==> run K <==
Design lascon_top, start of the top module:
module lascon_top #(
    parameter int LASCON_VARIANT = 0
)(
    input  logic                                clk,
    input  logic                                rst,
    input  logic [2:0]                          mode_i,      
    input  logic [31:0]                         xof_len_i,   
    input  logic                                start_i,     
    input  logic                                abort_i,     
    output logic                                busy_o,      
    output logic                                done_o,      
    output logic                                tag_fail_o,  
    input  logic [63:0]                         s_axis_tdata,   
    input  logic [7:0]                          s_axis_tkeep,   
    input  logic [3:0]                          s_axis_tuser,   
    input  logic                                s_axis_tlast,   
    input  logic                                s_axis_tvalid,  
    output logic                                s_axis_tready,  
    output logic [63:0]                         m_axis_tdata,   
    output logic [7:0]                          m_axis_tkeep,   
    output logic [3:0]                          m_axis_tuser,   
    output logic                                m_axis_tlast,   
    output logic                                m_axis_tvalid,  
    input  logic                                m_axis_tready   
);
make LEC_CHECK=0 CAP_MARGIN=15 CELL_PAD_IN_SITES_DETAIL_PLACEMENT=2 CELL_PAD_IN_SITES_GLOBAL_PLACEMENT=3 CORE_ASPECT_RATIO=0.68 CORE_MARGIN=10 CORE_UTILIZATION=26 CTS_CLUSTER_DIAMETER=332 CTS_CLUSTER_SIZE=36 GPL_TIMING_DRIVEN=1 MAX_ROUTING_LAYER=met4 MIN_ROUTING_LAYER=met2 SETUP_SLACK_MARGIN=-0.44 SLEW_MARGIN=0 finish   # period 7.0 ns
run.sh (not shown) runs the stock make flow with config.mk's settings and CLKGATE_MAP_FILE=.
==> run P: changes against run K <==
- CAP_MARGIN: 15 -> 20
- CELL_PAD_IN_SITES_DETAIL_PLACEMENT: 2 -> default
- CELL_PAD_IN_SITES_GLOBAL_PLACEMENT: 3 -> default
- CORE_ASPECT_RATIO: 0.68 -> default
- CORE_MARGIN: 10 -> 2
- CORE_UTILIZATION: 26 -> 59
- CTS_CLUSTER_DIAMETER: 332 -> default
- CTS_CLUSTER_SIZE: 36 -> default
- GPL_TIMING_DRIVEN: 1 -> default
- MAX_ROUTING_LAYER: met4 -> default
- MIN_ROUTING_LAYER: met2 -> default
- SETUP_SLACK_MARGIN: -0.44 -> 1.34
- SLEW_MARGIN: 0 -> 20
==> flow/constraint.sdc (replaced) <==
create_clock -name core_clock -period 5.15 [get_ports {clk}]
set_input_delay 1.0300 -clock core_clock [delete_from_list [all_inputs] [get_ports {clk}]]
set_output_delay 1.0300 -clock core_clock [all_outputs]
set_load 0.01 [all_outputs]
==> qor summary <==
metric	run P	run K
Number of rows in the core area	105	131
Number of warnings reported in the yosys synthesis log	8	8
Post-synthesis instance total	5838	5838
Placed standard-cell area	59700 µm²	60500 µm²
Vertical extent of the die	293 µm	379 µm
Initial core utilization	0.598	0.262
Setup Slack @ Placement	-937 ps	-518 ps
H-tree levels	3	1
Number of buffers inserted during clock tree synthesis	67	18
Core outline area	82400 µm²	188000 µm²
Number of nets produced by synthesis	6093	6093
Syn Area/Cell	8.43 µm²	8.43 µm²
CTS Buffer Depth	3	3
Number of placed cells counting well taps	7570	9023
Placer Congestion	1.26	1.17
DIE AREA	85800 µm²	208000 µm²
Number of buffers inserted by post-CTS setup repair	121	0
Width of the die	293 µm	548 µm
Number of instances resized during post-cts repair	531	1
Detailed-placement wirelength estimate	209000 µm	321000 µm
Outcome	did not finish	did not finish
Failing step	5_1_grt	5_1_grt
Cell area after technology mapping	49200 µm²	49200 µm²

* * *

==> inputs of 05-26 <==
lascon_top again, from the RTL that the note above started with.
clock: 3.83 ns
lec_check: 0
abc_area: 1
cap_margin: 20
core_margin: 2
core_utilization: 67
cts_cluster_diameter: 373
cts_cluster_size: 94
place_density: 0.37
setup_slack_margin: 0.3
slew_margin: 20
==> 04-05: changes against 05-26 <==
Settings changed: ABC_AREA 1 to unset, CORE_UTILIZATION 67 to 58, CTS_CLUSTER_DIAMETER 373 to unset, CTS_CLUSTER_SIZE 94 to unset, MAX_ROUTING_LAYER set to met4, PLACE_DENSITY 0.37 to unset, SETUP_SLACK_MARGIN 0.3 to 1.24, TNS_END_PERCENT set to 5.
==> flow/constraint.sdc (replaced) <==
create_clock -name core_clock -period 5.35 [get_ports {clk}]
set_input_delay 1.0700 -clock core_clock [delete_from_list [all_inputs] [get_ports {clk}]]
set_output_delay 1.0700 -clock core_clock [all_outputs]
set_load 0.01 [all_outputs]
==> 01-09: changes against 05-26 <==
Settings changed: ABC_AREA 1 to unset, CORE_UTILIZATION 67 to 40, CTS_CLUSTER_DIAMETER 373 to unset, CTS_CLUSTER_SIZE 94 to unset, PLACE_DENSITY 0.37 to unset.
==> flow/constraint.sdc (replaced) <==
create_clock -name core_clock -period 6.76 [get_ports {clk}]
set_input_delay 1.3520 -clock core_clock [delete_from_list [all_inputs] [get_ports {clk}]]
set_output_delay 1.3520 -clock core_clock [all_outputs]
set_load 0.01 [all_outputs]
==> 05-18: changes against 05-26 <==
Settings changed: ABC_AREA 1 to unset, CORE_UTILIZATION 67 to 54, CTS_CLUSTER_DIAMETER 373 to unset, CTS_CLUSTER_SIZE 94 to unset, PLACE_DENSITY 0.37 to unset, SETUP_SLACK_MARGIN 0.3 to -0.41.
==> flow/constraint.sdc (replaced) <==
create_clock -name core_clock -period 4.89 [get_ports {clk}]
set_input_delay 0.9780 -clock core_clock [delete_from_list [all_inputs] [get_ports {clk}]]
set_output_delay 0.9780 -clock core_clock [all_outputs]
set_load 0.01 [all_outputs]
==> run notes <==
The overall die size recorded for this design is 75860 sq um. For the post-synthesis net count, the log shows 7529. met2 track demand over resource after global routing is 85.51%. The flow did not finish.

According to the logs, the last stage reached was global routing (5_1_grt). In the floorplan report the effective utilization is 67.66%. With the total global-route track usage at 70.15%, the total placed instance area is 60310 sq um. Synthesis produced 7274 cells. The mean post-synth cell area is 6.786 sq um.

For the clock buffer count from CTS, the log shows 9. After detailed placement, the design holds a cell count of 9142. The number of standard-cell rows in the floorplan was 99. The cell area that synthesis handed to floorplanning was 49360 sq um. The tool reported: "[ERROR GRT-0116] Global routing finished with congestion. Check the congestion regions in the DRC Viewer". Detailed placement ended at an HPWL of 191000 um.
Source of the figures above: 05-26

==> run notes <==
Cts-stage hold buffer count: 0. The run finished with no timing, DRC or antenna violations. The global routing report lists met2 layer usage as 70.80%. The tools report the initial cell density of the core as 40.35%. The flop share of the area is 24.78%, and the static leakage is 0.02365 uW. With the total global-route track usage at 47.81%, the mean post-synth cell area is 8.435 sq um.

The report lists the number of standard-cell rows as 128. Synthesis produced a netlist with a net count of 6093. The number of cells produced by synthesis was 5838; the clock buffer count from CTS was 73.

The cell count after placement came out at 7931. The slowest cell on the critical path was a21oi_2. The logs give 247100 um for the post-detailed-placement half-perimeter wirelength and 49240 sq um for the post-synthesis cell area.

Looking at the clock tree report, the H-tree level count equals 3. For reference, the clock transition at the flip-flops on the worst setup and hold paths is 0.06 ns.
Source of the figures above: 01-09

==> run notes <==
The run gives 58130 sq um for the total placed instance area. The initial utilization of the core area, before any placement, comes to 58.75%. The checks that failed: capacitance limit, slew limit, setup timing. The number of warnings issued by yosys came out at 8. The cell count after synthesis came out at 5838. The count of final max-slew check failures was 4. With the cell count after placement at 7637, the clock buffer count from CTS is 68.

The die covers 87250 sq um. The number of max-capacitance violations reported is 1. The synthesized netlist occupies a cell area of 49240 sq um. The wire-length estimate of the detail-placed layout is 209000 um. The setup slack after layout is -0.1701 ns, and the number of standard-cell rows in the floorplan is 106.

The topmost layer with routed signal wires is met4. The run finished, with violations left. For this run, global-route usage on met2 was measured as 85.02%. Averaged over all synthesized cells, the footprint is 8.435 sq um. The run gives 31 as the number of failing setup endpoints in the final timing report.
Source of the figures above: 04-05

==> run notes <==
In this run the cell area of the synthesized design comes to 49240 sq um. The number of cells produced by synthesis is 5838. For this configuration, the core starts out at a cell density of 54.62%. The global routing report lists combined usage of all routing layers as 58.77%.

The run gives 216700 um for the post-detailed-placement half-perimeter wirelength. The post-placement cell area is 58980 sq um. Per the post-synthesis stats, the area per cell is 8.435 sq um. The run gives 6093 for the post-synthesis net count. The run gives 532 for the count of clock tree sinks. The clock buffer count from CTS came out at 68.

The tools report the number of standard-cell rows in the floorplan as 110. Per the placement report, the placed cell count is 7757. In this run the layout check failures are setup timing. For met2 alone, demand over resource in global routing was 81.14%. In the per-layer breakdown of the detailed-route log, met1 shows 88350 um.

The setup slack after layout is -0.5258 ns, and the number of failing setup endpoints in the final timing report is 64. The run finished, with violations left.
Source of the figures above: 05-18

Power and IR drop assume default switching activity.
